==> flow/design.v (excerpt) <==
module pwmblink(
    input  logic clk,
    input  logic rst,
    output logic RGB_R,
    output logic RGB_B,
    output logic RGB_G
);
Size in the first run: roughly 2600 cells after synthesis, about 49 flip-flops, ~5 I/O pins, ~18000 sq um of cells after synthesis.
==> flow/config.mk <==
export PLATFORM = sky130hd
export DESIGN_NAME = pwmblink
export DESIGN_NICKNAME = pwmblink
export VERILOG_FILES = /design/flow/design.v
export SDC_FILE = /design/flow/constraint.sdc
export NUM_CORES = 4
export LEC_CHECK = 0
export ABC_AREA = 1
export CAP_MARGIN = 20
export CELL_PAD_IN_SITES_DETAIL_PLACEMENT = 0
export CORE_ASPECT_RATIO = 0.5
export CORE_MARGIN = 2
export CORE_UTILIZATION = 36
export CTS_CLUSTER_DIAMETER = 229
export CTS_CLUSTER_SIZE = 54
export GPL_TIMING_DRIVEN = 0
export MIN_ROUTING_LAYER = met1
export SETUP_SLACK_MARGIN = -0.32
export SLEW_MARGIN = 40
export TNS_END_PERCENT = 5
==> flow/constraint.sdc <==
create_clock -name core_clock -period 34.5 [get_ports {clk}]
set_input_delay 6.9000 -clock core_clock [delete_from_list [all_inputs] [get_ports {clk}]]
set_output_delay 6.9000 -clock core_clock [all_outputs]
set_load 0.01 [all_outputs]
run.sh (not shown) runs the stock make flow with config.mk's settings and CLKGATE_MAP_FILE=.
Edit:
==> flow/config.mk (replaced) <==
export PLATFORM = sky130hd
export DESIGN_NAME = pwmblink
export DESIGN_NICKNAME = pwmblink
export VERILOG_FILES = /design/flow/design.v
export SDC_FILE = /design/flow/constraint.sdc
export NUM_CORES = 4
export LEC_CHECK = 0
export CAP_MARGIN = 20
export CELL_PAD_IN_SITES_DETAIL_PLACEMENT = 2
export CORE_ASPECT_RATIO = 0.85
export CORE_MARGIN = 2
export CORE_UTILIZATION = 25
export GPL_TIMING_DRIVEN = 0
export MIN_ROUTING_LAYER = met1
export SETUP_SLACK_MARGIN = 5.0
export SLEW_MARGIN = 20
The new run finished with timing, DRC and antenna clean.
Non-clock buffer count grows by 31.
Routed wire length grows by well over a third.
Final area grows slightly.
Worst setup slack loses 5.5 ns.
Via count grows by about a fifth.
Global-route usage grows by 2.8 points.
Clock-buffer cell count stays the same.
Clock skew shrinks by 0.0075 ns.
Power grows by a quarter to a third.
Edit:
==> flow/config.mk (replaced) <==
export PLATFORM = sky130hd
export DESIGN_NAME = pwmblink
export DESIGN_NICKNAME = pwmblink
export VERILOG_FILES = /design/flow/design.v
export SDC_FILE = /design/flow/constraint.sdc
export NUM_CORES = 4
export LEC_CHECK = 0
export CAP_MARGIN = 20
export CORE_MARGIN = 2
export CORE_UTILIZATION = 72
export SLEW_MARGIN = 20
==> flow/constraint.sdc (replaced) <==
create_clock -name core_clock -period 13.8 [get_ports {clk}]
set_input_delay 2.7600 -clock core_clock [delete_from_list [all_inputs] [get_ports {clk}]]
set_output_delay 2.7600 -clock core_clock [all_outputs]
set_load 0.01 [all_outputs]
=>
- The new run aborted during clock tree synthesis
- synthesized cell count does not change
- synthesized area does not change
- die area decreases by 65%

---

exp/maple:
Starting RTL as in the previous note.
make LEC_CHECK=0 CAP_MARGIN=20 CELL_PAD_IN_SITES_DETAIL_PLACEMENT=0 CORE_ASPECT_RATIO=0.85 CORE_MARGIN=2 CORE_UTILIZATION=72 GPL_TIMING_DRIVEN=1 MIN_ROUTING_LAYER=met1 SETUP_SLACK_MARGIN=-0.17 SLEW_MARGIN=20 finish   # period 15.2 ns
exp/maple terminated abnormally: 5_1_grt reported GRT-0116.
The following lists how exp/raven was set up differently from exp/maple:
Settings: CTS_CLUSTER_SIZE newly set to 21; SETUP_SLACK_MARGIN changed from -0.17 to 4.48; the clock period (ns, I/O delays scaled along) changed from 15.2 to 23.4.
- exp/raven finished every stage and its layout cleared the timing, DRC and antenna checks.
- Going from exp/maple to exp/raven, post-CTS setup repair buffer count down 22%, instance area after placement shows a reduction of 15%, proportion of synthesized chip area in sequential cells essentially unchanged.
- exp/raven against exp/maple: instance count after placement with tap cells included shrank by 428, post-detailed-placement half-perimeter wirelength shrank by 18%, die outline width held steady, TritonCTS sink count held steady, number of buffer cells added on primary ports held steady.
- exp/raven -> exp/maple: cell area after synthesis flat
- Against exp/maple, final RePlAce weighted congestion in exp/raven fell by a few percent.
The inputs of exp/cedar differ from those of exp/raven as listed below.
Settings: SETUP_SLACK_MARGIN changed from 4.48 to -0.98; CTS_CLUSTER_DIAMETER newly set to 346; SLEW_MARGIN changed from 20 to 40; the clock period (ns, I/O delays scaled along) changed from 23.4 to 17.6.
exp/cedar finished every stage; the final checks, however, were not passed, the failures being setup timing. For the part of the power in registers, exp/cedar came in 0.3 points higher than exp/raven did. Highest metal layer with signal wires: met5 -> exp/raven, met4 -> exp/cedar. exp/raven → exp/cedar: final area now sits lower; sequential-cell power consumption now sits higher; post-route clock period utilization increased 22 points; number of buffers inserted to repair setup after CTS moved down. Pin count of the biggest net entering global routing down 3.2% in exp/cedar wrt exp/raven. Reported for exp/raven and exp/cedar, flop count turned out identical to the last digit. exp/cedar and exp/raven ended up with roughly the same cell count.

---

## quartz
pwmblink again, from the RTL that the note above started with.
clock: 21.5 ns
lec_check: 0
abc_area: 0
cap_margin: 20
cell_pad_in_sites_detail_placement: 2
cell_pad_in_sites_global_placement: 1
core_aspect_ratio: 0.85
core_margin: 2
core_utilization: 28
gpl_routability_driven: 0
gpl_timing_driven: 0
max_routing_layer: met4
min_routing_layer: met2
setup_slack_margin: -1.02
slew_margin: 40
quartz completed end to end; final checks failed (setup timing).
Inputs modified between quartz and onyx:
Settings: a deleted CELL_PAD_IN_SITES_GLOBAL_PLACEMENT that had been 1; a deleted GPL_ROUTABILITY_DRIVEN that had been 0; a deleted MIN_ROUTING_LAYER that had been met2; a deleted MAX_ROUTING_LAYER that had been met4; a deleted GPL_TIMING_DRIVEN that had been 0; a deleted CELL_PAD_IN_SITES_DETAIL_PLACEMENT that had been 2; a change of CORE_UTILIZATION from 28 to 66; a deleted CORE_ASPECT_RATIO that had been 0.85; a deleted SETUP_SLACK_MARGIN that had been -1.02; a deleted ABC_AREA that had been 0; a change of SLEW_MARGIN from 40 to 20; a change of the clock period (ns, I/O delays scaled along) from 21.5 to 28.9.
Notes after the runs:
No stage failed in onyx, and the final checks on the layout all came back clean. Compared to quartz, onyx was floorplanned on a smaller die. The lower setup clock skew after layout of onyx and quartz is in onyx. onyx ended up with a lower overall routed net length than quartz did. Against quartz as the reference, onyx delivers a higher worst setup slack before clock tree synthesis. The final reports for onyx and quartz show detailed-route wire length on metal 1 higher in the former. Relative to quartz, fraction of the cycle the final worst path needs has gone down in onyx.

---

## JK
The RTL this note starts from:
==> flow/design.v <==
module pwmblink(
    input  logic clk,
    input  logic rst,
    output logic RGB_R,
    output logic RGB_B,
    output logic RGB_G
);
    parameter CLKMAX = 12000000;  
    logic [31:0] counter;
    logic [8:0] x;  
    logic [7:0] sharktooth;  
    logic [7:0] red;
    logic [7:0] green;
    logic [7:0] blue;
    always_ff @(posedge clk) begin
        if (rst) begin
            counter <= 0;
            x <= 0;
            sharktooth <= 0;
        end else begin
        if (counter >= CLKMAX/360) begin
            counter <= 0;
            if (x >= 359) begin
                x <= 0;
            end
            else begin
                x <= x + 1;
            end
            end
        else begin
            counter <= counter + 1;
        end
        sharktooth <= sharktooth + 1;
        end
    end
    always_comb begin
        if(x < 60) begin
            green = 255*x/60;
            blue = 0;
            red  = 255;
        end else if (x < 120) begin
            green = 255;
            blue = 0;
            red  = 255 - 255*(x-60)/60;
        end else if (x < 180) begin
            green = 255;
            blue = 255*(x-120)/60;
            red  = 0;
        end else if (x < 240) begin
            green = 255 - 255*(x-180)/60;
            blue = 255;
            red  = 0;
        end else if (x < 300) begin
            green = 0;
            blue = 255;
            red  = 255*(x-240)/60;
        end else begin
            green = 0;
            blue = 255 - 255*(x-300)/60;
            red  = 255;
        end
    end
    assign {RGB_R, RGB_G, RGB_B} = {sharktooth < red, sharktooth < green, sharktooth < blue};
endmodule
==> flow/config.mk <==
export PLATFORM = sky130hd
export DESIGN_NAME = pwmblink
export DESIGN_NICKNAME = pwmblink
export VERILOG_FILES = /design/flow/design.v
export SDC_FILE = /design/flow/constraint.sdc
export NUM_CORES = 4
export LEC_CHECK = 0
export CAP_MARGIN = 20
export CELL_PAD_IN_SITES_DETAIL_PLACEMENT = 0
export CORE_ASPECT_RATIO = 0.85
export CORE_MARGIN = 2
export CORE_UTILIZATION = 65
export GPL_TIMING_DRIVEN = 1
export MIN_ROUTING_LAYER = met1
export SETUP_SLACK_MARGIN = 5.0
export SLEW_MARGIN = 20
==> flow/constraint.sdc <==
create_clock -name core_clock -period 22.9 [get_ports {clk}]
set_input_delay 4.5800 -clock core_clock [delete_from_list [all_inputs] [get_ports {clk}]]
set_output_delay 4.5800 -clock core_clock [all_outputs]
set_load 0.01 [all_outputs]
JK reached the end of the flow, and the finished layout is clean on the timing, DRC and antenna checks.
Inputs modified between JK and MS:
Settings: changing CORE_UTILIZATION from 65 to 67; setting CTS_CLUSTER_SIZE to 33 for the first time; setting CTS_CLUSTER_DIAMETER to 341 for the first time; changing SETUP_SLACK_MARGIN from 5.0 to 3.8; changing the clock period (ns, I/O delays scaled along) from 22.9 to 15.3.
### Flow results
Worst slew margin relative to its limit was higher in JK than in MS. Compared with JK, in MS post-synthesis to final-layout area growth went up by 14 points, cell area has increased, routed wire length increased by 16% relative to the old numbers, proportion of cell area occupied by registers now smaller. JK went all the way through the flow, and no timing, DRC or antenna check failed. MS: flow complete, layout not clean; failing: negative setup slack. MS ended up with a higher part of the total power dissipated in combinational logic than JK did. Min final setup slack of the worst path across JK and MS: MS. Setup slack at placement delta for MS relative to JK: 3500 ps lower. In the tables for JK and MS, detailed placement HPWL reads lower with JK.
The following lists how AL was set up differently from MS:
Settings: SETUP_SLACK_MARGIN: 3.8 -> unset; CORE_ASPECT_RATIO: 0.85 -> unset; CTS_CLUSTER_DIAMETER: 341 -> unset; GPL_TIMING_DRIVEN: 1 -> unset; MIN_ROUTING_LAYER: met1 -> unset; CELL_PAD_IN_SITES_DETAIL_PLACEMENT: 0 -> unset; CTS_CLUSTER_SIZE: 33 -> unset; CORE_UTILIZATION: 67 -> 40; the clock period (ns, I/O delays scaled along): 15.3 -> 40.0.
Results
AL finished every stage and its layout cleared the timing, DRC and antenna checks. Comparing MS and AL, the higher final cell area excluding filler cells was measured on MS. Sequential share of cell area is lower on MS. From MS to AL the numbers moved as follows: headroom to the max-slew limit up 6.4 points; hold slack down 12 ps. In AL, met3 track demand over resource is lower than in MS.
Inputs modified between AL and TR:
Settings: ABC_AREA: unset -> 1; TNS_END_PERCENT: unset -> 20; CORE_MARGIN: 2 -> 7; CTS_CLUSTER_SIZE: unset -> 98; PLACE_DENSITY_LB_ADDON: unset -> 0.06; CAP_MARGIN: 20 -> 5; CTS_CLUSTER_DIAMETER: unset -> 221; SETUP_SLACK_MARGIN: unset -> -1.91; CELL_PAD_IN_SITES_GLOBAL_PLACEMENT: unset -> 2; CORE_ASPECT_RATIO: unset -> 0.5.
### Flow results
Lower multi-input combinational cell count among AL and TR: AL
There was hardly any difference in cell area after synthesis between AL and TR.
AL -> TR: synthesis-stage register bit count delta 0, exact match
AL → TR: worst stage delay on the critical path increased 400 ps; core area essentially unchanged; worst slack at placement increased 2000 ps; wire length of the first global-routing pass increased 2.8%; met2 wire length decreased 7.2%.

---

Starts from the design.v that is shown in full above.
make LEC_CHECK=0 ABC_AREA=0 CAP_MARGIN=5 CELL_PAD_IN_SITES_GLOBAL_PLACEMENT=2 CORE_MARGIN=7 CORE_UTILIZATION=19 CTS_CLUSTER_DIAMETER=198 CTS_CLUSTER_SIZE=98 PLACE_DENSITY_LB_ADDON=0.06 SETUP_SLACK_MARGIN=-1.91 SLEW_MARGIN=20 TNS_END_PERCENT=20 finish   # period 40.0 ns
The first run ran to the end with no violations.
==> next run, changes <==
- ABC_AREA: 0 -> 1
- CELL_PAD_IN_SITES_GLOBAL_PLACEMENT: 2 -> default
- CORE_MARGIN: 7 -> 2
- CORE_UTILIZATION: 19 -> 40
- CTS_CLUSTER_DIAMETER: 198 -> 368
- CTS_CLUSTER_SIZE: 98 -> 100
- PLACE_DENSITY_LB_ADDON: 0.06 -> default
- TNS_END_PERCENT: 20 -> default
- hold slack got worse by 0.0033 ns
- clock power decreases by 7.2%
- clock skew barely changes
- design area decreases by 5.0%
- fmax increases by 12%
- via count increases by 4.1%
- die size decreases by 55%
- first-iteration DRC count increases by 45%
- cell count decreases by 9.5%
==> next run, changes <==
- CELL_PAD_IN_SITES_GLOBAL_PLACEMENT: default -> 2
- CORE_ASPECT_RATIO: default -> 0.5
- CORE_MARGIN: 2 -> 7
- CTS_CLUSTER_DIAMETER: 368 -> 235
- CTS_CLUSTER_SIZE: 100 -> 98
- PLACE_DENSITY_LB_ADDON: default -> 0.06
- SETUP_SLACK_MARGIN: -1.91 -> 5.0
- TNS_END_PERCENT: default -> 20
Area after synthesis does not change.
Hold slack degrades by 0.0085 ns.
Fmax came out lower by 2.3%.
Non-clock buffer count is unchanged.
Critical path depth is higher by 5.
Design area barely changes.
Power grows by 1.6%.
Routed wire length goes up by 9.9%.
Flip-flop count does not change.
Final cell count hardly moves.
Synthesized cell count does not change.
==> next run, changes <==
- ABC_AREA: 1 -> default
- CELL_PAD_IN_SITES_GLOBAL_PLACEMENT: 2 -> default
- CORE_ASPECT_RATIO: 0.5 -> default
- CORE_MARGIN: 7 -> 2
- CORE_UTILIZATION: 40 -> 68
- CTS_CLUSTER_DIAMETER: 235 -> 341
- CTS_CLUSTER_SIZE: 98 -> default
- PLACE_DENSITY_LB_ADDON: 0.06 -> default
- SETUP_SLACK_MARGIN: 5.0 -> default
- TNS_END_PERCENT: 20 -> default
- clock period: 40.0 -> 13.8 ns (I/O delays scaled with it)
Effect: With this change the flow never finished: it broke off in 5_1_grt. Synthesized area hardly moves. Die area goes down by 46%. Synthesized cell count shrinks by 13%.

---

Starts from the design.v that is shown in full above.
clock: 13.8 ns
lec_check: 0
cap_margin: 5
core_margin: 2
core_utilization: 70
cts_cluster_diameter: 341
slew_margin: 20
The starting point stopped in global routing, error GRT-0116.
Rerun with:
--- a/flow/config.mk
+++ b/flow/config.mk
@@ -6,7 +6,6 @@
 export NUM_CORES = 4
 export LEC_CHECK = 0
-export CAP_MARGIN = 5
+export CAP_MARGIN = 20
 export CORE_MARGIN = 2
-export CORE_UTILIZATION = 70
-export CTS_CLUSTER_DIAMETER = 341
+export CORE_UTILIZATION = 68
 export SLEW_MARGIN = 20
==> flow/constraint.sdc (replaced) <==
create_clock -name core_clock -period 16.2 [get_ports {clk}]
set_input_delay 3.2400 -clock core_clock [delete_from_list [all_inputs] [get_ports {clk}]]
set_output_delay 3.2400 -clock core_clock [all_outputs]
set_load 0.01 [all_outputs]
With this change the flow completed without violations. Synthesized cell count does not change. Die size grows by about 3%. Area after synthesis does not change.

---

Starts from the design.v that is shown in full above.
Settings: LEC_CHECK=0, CAP_MARGIN=5, CORE_MARGIN=2, CORE_UTILIZATION=67, CTS_CLUSTER_DIAMETER=351, SLEW_MARGIN=20; clock period 15.1 ns.
The first run completed, yet does not pass: negative setup slack.
Edit:
--- a/flow/config.mk
+++ b/flow/config.mk
@@ -11,0 +12,2 @@
+export CTS_CLUSTER_SIZE = 70
+export SETUP_SLACK_MARGIN = -0.54
Result: The changed run finished with negative setup slack left. Clock skew went down by 0.0042 ns. Power goes down by about 10%. Sequential share of layout area stays flat.

---

Starts from the design.v that is shown in full above.
clock: 34.5 ns
lec_check: 0
abc_area: 1
cap_margin: 20
cell_pad_in_sites_detail_placement: 0
core_aspect_ratio: 0.5
core_margin: 7
core_utilization: 66
cts_cluster_diameter: 229
cts_cluster_size: 54
gpl_timing_driven: 0
min_routing_layer: met1
place_density: 0.35
setup_slack_margin: -0.32
slew_margin: 40
tns_end_percent: 5
Rerun with:
Settings changed: CORE_UTILIZATION 66 to 36, PLACE_DENSITY 0.35 to unset, PLACE_DENSITY_LB_ADDON set to 0.0, SETUP_SLACK_MARGIN -0.32 to 5.0.
The new run ran to the end with no violations.
Non-clock buffer count stays the same.
Via count falls by about 3.5%.
Clock-buffer cell count falls by 1.
Worst setup slack improved by 53 ps.
Rerun with:
Settings changed: ABC_AREA 1 to unset, CELL_PAD_IN_SITES_DETAIL_PLACEMENT 0 to unset, CORE_ASPECT_RATIO 0.5 to unset, CORE_MARGIN 7 to 2, CORE_UTILIZATION 36 to 68, CTS_CLUSTER_DIAMETER 229 to unset, CTS_CLUSTER_SIZE 54 to unset, GPL_TIMING_DRIVEN 0 to unset, MIN_ROUTING_LAYER met1 to unset, PLACE_DENSITY_LB_ADDON 0.0 to unset, SETUP_SLACK_MARGIN 5.0 to unset, SLEW_MARGIN 40 to 20, TNS_END_PERCENT 5 to unset.
Clock period 34.5 ns to 24.2 ns, I/O delays scaled along.
Sequential power went up by 41%.
Count of clock-buffer cells in the layout goes up by 1.
Setup slack is worse by 10000 ps.
Rerun with:
Settings changed: CORE_UTILIZATION 68 to 40, CTS_CLUSTER_DIAMETER set to 98, MIN_ROUTING_LAYER set to met2.
Clock period 24.2 ns to 40.0 ns, I/O delays scaled along.
=> The changed run produced a clean layout. Cell count came out higher by 10%. Combinational power came out lower by 38%. Count of clock-buffer cells in the layout came out lower by 1. Routed wire length came out higher by 16%. Setup slack gets better by 12000 ps. Clock skew hardly moves.
Power figures rest on the tool's default switching activity, not on a simulated workload.
